==> inputs of pepper <==
==> flow/design.v (excerpt) <==
module ARM (
  input         clk,
  input         rst,
  output [31:0] IMEM_ADDR,
  input  [31:0] IMEM_DATA,
  output        SRAM_WE_N,
  output [16:0] SRAM_ADDR,
  output [31:0] SRAM_DQ_OUT,
  input  [31:0] SRAM_DQ_IN
);
clock: 20.0 ns
lec_check: 0
abc_area: 0
cap_margin: 40
cell_pad_in_sites_detail_placement: 0
cell_pad_in_sites_global_placement: 2
core_aspect_ratio: 0.67
core_margin: 2
core_utilization: 71
cts_cluster_size: 40
gpl_timing_driven: 0
hold_slack_margin: 0.15
min_routing_layer: met2
place_density_lb_addon: 0.23
setup_slack_margin: 1.0
slew_margin: 5
tns_end_percent: 80
run.sh (not shown) runs the stock make flow with config.mk's settings and CLKGATE_MAP_FILE=.
==> juniper (differences from pepper) <==
Settings changed: ABC_AREA 0 to unset, CAP_MARGIN 40 to 5, CELL_PAD_IN_SITES_DETAIL_PLACEMENT 0 to 1, CELL_PAD_IN_SITES_GLOBAL_PLACEMENT 2 to unset, CORE_ASPECT_RATIO 0.67 to unset, CORE_UTILIZATION 71 to 15, CTS_CLUSTER_DIAMETER set to 263, CTS_CLUSTER_SIZE 40 to unset, GPL_ROUTABILITY_DRIVEN set to 1, GPL_TIMING_DRIVEN 0 to 1, HOLD_SLACK_MARGIN 0.15 to -0.03, PLACE_DENSITY_LB_ADDON 0.23 to 0.1, SETUP_SLACK_MARGIN 1.0 to 5.0, SLEW_MARGIN 5 to 25, TNS_END_PERCENT 80 to 75.
==> flow/constraint.sdc (replaced) <==
create_clock -name core_clock -period 30.4 [get_ports {clk}]
set_input_delay 6.0800 -clock core_clock [delete_from_list [all_inputs] [get_ports {clk}]]
set_output_delay 6.0800 -clock core_clock [all_outputs]
set_load 0.01 [all_outputs]
==> tundra (differences from pepper) <==
Settings changed: ABC_AREA 0 to 1, CAP_MARGIN 40 to 15, CELL_PAD_IN_SITES_DETAIL_PLACEMENT 0 to unset, CELL_PAD_IN_SITES_GLOBAL_PLACEMENT 2 to unset, CORE_ASPECT_RATIO 0.67 to unset, CTS_CLUSTER_DIAMETER set to 376, CTS_CLUSTER_SIZE 40 to 49, GPL_TIMING_DRIVEN 0 to unset, HOLD_SLACK_MARGIN 0.15 to unset, MIN_ROUTING_LAYER met2 to unset, PLACE_DENSITY_LB_ADDON 0.23 to unset, SETUP_SLACK_MARGIN 1.0 to unset, SLEW_MARGIN 5 to 30, TNS_END_PERCENT 80 to 100.
==> flow/constraint.sdc (replaced) <==
create_clock -name core_clock -period 10.9 [get_ports {clk}]
set_input_delay 2.1800 -clock core_clock [delete_from_list [all_inputs] [get_ports {clk}]]
set_output_delay 2.1800 -clock core_clock [all_outputs]
set_load 0.01 [all_outputs]
==> comparison table <==
item                                                                               juniper                                               pepper                      tundra
Run status                                                        timing/DRC/antenna clean                                       did not finish              did not finish
Failing step                                                                             -  global placement without I/O (3_1_place_gp_skip_io)    global routing (5_1_grt)
Chip area from the yosys synthesis statistics                                  0.0555 mm^2                                          0.0555 mm^2                 0.0570 mm^2
Synth Area per Inst                                                              8.24 um^2                                            8.24 um^2                   6.96 um^2
Portion of the post-synthesis area used by sequential elements                       39.0%                                                39.0%                       37.9%
Placed Instances                                                                     11500                                                    -                        9879
Largest type area fraction                                                           20.6%                                                20.6%                       20.0%
Post-place setup slack                                                             4420 ps                                                    -                    -1120 ps
Library cells used by synthesis                                                        101                                                  101                          67
Placed cell areas                                                              0.0633 mm^2                                                    -                 0.0657 mm^2
H-tree depth                                                                             3                                                    -                           1
Num CTS Buffers                                                                        121                                                    -                          21
Cell at the root of the clock tree                              sky130_fd_sc_hd__clkbuf_16                                                    -  sky130_fd_sc_hd__clkbuf_16
Share of synthesized cell area in and, or, nand and nor gates                        18.9%                                                18.9%                       27.1%
Width of the die                                                                    612 um                                               345 um                      287 um
CTS max path bufs                                                                        4                                                    -                           3
Quantity of hold-fixing buffers added after cts                                          0                                                    -                           0
Chip area                                                                       0.375 mm^2                                          0.0804 mm^2                 0.0826 mm^2
Number of buffers added for setup after CTS                                              0                                                    -                          53
Number of instances in the synthesized netlist                                        6734                                                 6734                        8188
Number of top-level pins                                                               148                                                    -                         148
Portion of netlist area occupied by mux cells                                        4.54%                                                4.54%                          0%
HPWL after detailed placement                                                    246000 um                                                    -                   178000 um
Number of nets at floorplan                                                           6942                                                 6942                        8396
Routability congestion estimate from global placement                                 1.06                                                    -                        1.33

* * *

==> run a <==
Starting RTL as in the previous note.
export LEC_CHECK = 0
export CAP_MARGIN = 20
export CELL_PAD_IN_SITES_DETAIL_PLACEMENT = 0
export CORE_MARGIN = 2
export CORE_UTILIZATION = 57
export CTS_CLUSTER_DIAMETER = 263
export GPL_ROUTABILITY_DRIVEN = 1
export GPL_TIMING_DRIVEN = 1
export HOLD_SLACK_MARGIN = -0.03
export PLACE_DENSITY_LB_ADDON = 0.1
export SLEW_MARGIN = 25
create_clock -name core_clock -period 10.5 [get_ports {clk}]
==> run b (differences from run a) <==
==> flow/config.mk (replaced) <==
export PLATFORM = sky130hd
export DESIGN_NAME = ARM
export DESIGN_NICKNAME = ARM
export VERILOG_FILES = /design/flow/design.v
export SDC_FILE = /design/flow/constraint.sdc
export NUM_CORES = 4
export LEC_CHECK = 0
export CAP_MARGIN = 40
export CELL_PAD_IN_SITES_DETAIL_PLACEMENT = 1
export CELL_PAD_IN_SITES_GLOBAL_PLACEMENT = 2
export CORE_ASPECT_RATIO = 1.72
export CORE_MARGIN = 2
export CORE_UTILIZATION = 21
export CTS_CLUSTER_SIZE = 40
export PLACE_DENSITY_LB_ADDON = 0.23
export SETUP_SLACK_MARGIN = 1.0
export SLEW_MARGIN = 30
export TNS_END_PERCENT = 80
==> flow/constraint.sdc (replaced) <==
create_clock -name core_clock -period 20.0 [get_ports {clk}]
set_input_delay 4.0000 -clock core_clock [delete_from_list [all_inputs] [get_ports {clk}]]
set_output_delay 4.0000 -clock core_clock [all_outputs]
set_load 0.01 [all_outputs]
==> results <==
quantity	run a	run b
Run status	finished with violations	timing/DRC/antenna clean
Layout check failures	setup timing	-
Floorplan utilization	57.4%	21.1%
Total Negative Setup Slacks	-9350 ps	0 ps
Final Skew	99.5 ps	76.0 ps
Total number of nets in the final design	7953	7194
Routed vias/inst	7.06	5.37
Transition time at the pin with the least slew margin	1160 ps	939 ps
Clock network share of area	4.54%	4.80%
Placed instance count	8848	10300
Final setup violation count	4	0
Total setup buffers inserted after CTS	31	0
Combinational share of cell area	45.8%	47.2%
Non-clock buffer share	16.5%	8.74%
Tap cell instance count	1276	3486
Plain + repair buffers	1445	681
Met1 usage in global routing	66.8%	27.1%
Count of fill cells added during filler insertion	6976	30800
Die width	316 um	396 um
Post-cts resize count	131	11
Arrival time of the worst setup path	8320 ps	9440 ps
Pin count of the biggest net entering global routing	196	142
Worst flop-to-flop path startpoint	mem_stage_reg.dest_out[1]$_DFFE_PP0P_	exe_stage_reg.dest_out[3]$_DFFE_PP0P_
Register area	21600 um2	21600 um2
Number of DRC markers in iteration 0	11000	4192
Number of buffers inserted during clock tree synthesis	91	93

* * *

==> job 473 <==
ARM again, from the RTL that the note above started with.
export LEC_CHECK = 0
export ABC_AREA = 1
export CAP_MARGIN = 15
export CORE_MARGIN = 2
export CORE_UTILIZATION = 71
export CTS_CLUSTER_DIAMETER = 376
export CTS_CLUSTER_SIZE = 49
export SETUP_SLACK_MARGIN = 2.81
export SLEW_MARGIN = 30
export TNS_END_PERCENT = 5
create_clock -name core_clock -period 10.9 [get_ports {clk}]
==> job 7146 (differences from job 473) <==
Settings changed: ABC_AREA 1 to not set, CAP_MARGIN 15 to 20, CORE_UTILIZATION 71 to 58, CTS_CLUSTER_DIAMETER 376 to not set, CTS_CLUSTER_SIZE 49 to not set, SETUP_SLACK_MARGIN 2.81 to -1.21, SLEW_MARGIN 30 to 20, TNS_END_PERCENT 5 to not set.
==> flow/constraint.sdc (replaced) <==
create_clock -name core_clock -period 12.0 [get_ports {clk}]
set_input_delay 2.4000 -clock core_clock [delete_from_list [all_inputs] [get_ports {clk}]]
set_output_delay 2.4000 -clock core_clock [all_outputs]
set_load 0.01 [all_outputs]
==> impl_metrics.env <==
# implementation run metrics
export IMPL_die_x_um=313
export IMPL_place_area_sq_mm=0.0662
export IMPL_ys_top_cells_by_count="nand2_1 (1000), nor2_1 (738), a21oi_1 (635)"
export IMPL_synth_logic_top_family="AND-OR/OR-AND gates"
export IMPL_yosys_area_top_type_share_pct=20.6
export IMPL_layout_setup_ws_ns=-1.97
export IMPL_setup_viol=4
export IMPL_topCellsByArea="dfrtn_1 (21%), dfrtp_1 (17%), nand2_1 (6.8%)"
export IMPL_outcome="failed layout checks"
export IMPL_ys_area_sq_mm=0.0555
export IMPL_yosys_cells=6734
export IMPL_syn_inst=6734
export IMPL_check_faults="setup timing"
(the above is from job 7146)
==> impl_metrics.env <==
# implementation run metrics
export IMPL_syn_inst=8188
export IMPL_synth_logic_top_family="simple AND/OR/NAND/NOR gates"
export IMPL_simple_gate_share_pct=27.1
export IMPL_outcome="aborted with a tool error"
export IMPL_topCellsByArea="dfrtn_1 (20%), dfrtp_1 (17%), nand2_1 (13%)"
export IMPL_top_area_cell="dfrtn_1"
export IMPL_ys_top_cells_by_count="nand2_1 (1985), inv_1 (965), o21ai_0 (941)"
export IMPL_place_area_sq_mm=0.0657
export IMPL_place_inst=9879
export IMPL_die_area_sq_mm=0.0826
export IMPL_dp_slack_ns=-1.12
export IMPL_die_x_um=287
export IMPL_ys_area_sq_mm=0.0570
export IMPL_yosys_area_top_type_share_pct=20.0
export IMPL_ys_sh_adder_pct=3.16
export IMPL_yosys_cells=8188
export IMPL_post_cts_setup_buffers=58
export IMPL_async_flop_share_pct=100
export IMPL_cts_max_level=1
export IMPL_stop_stage="global routing (5_1_grt)"
(the above is from job 473)
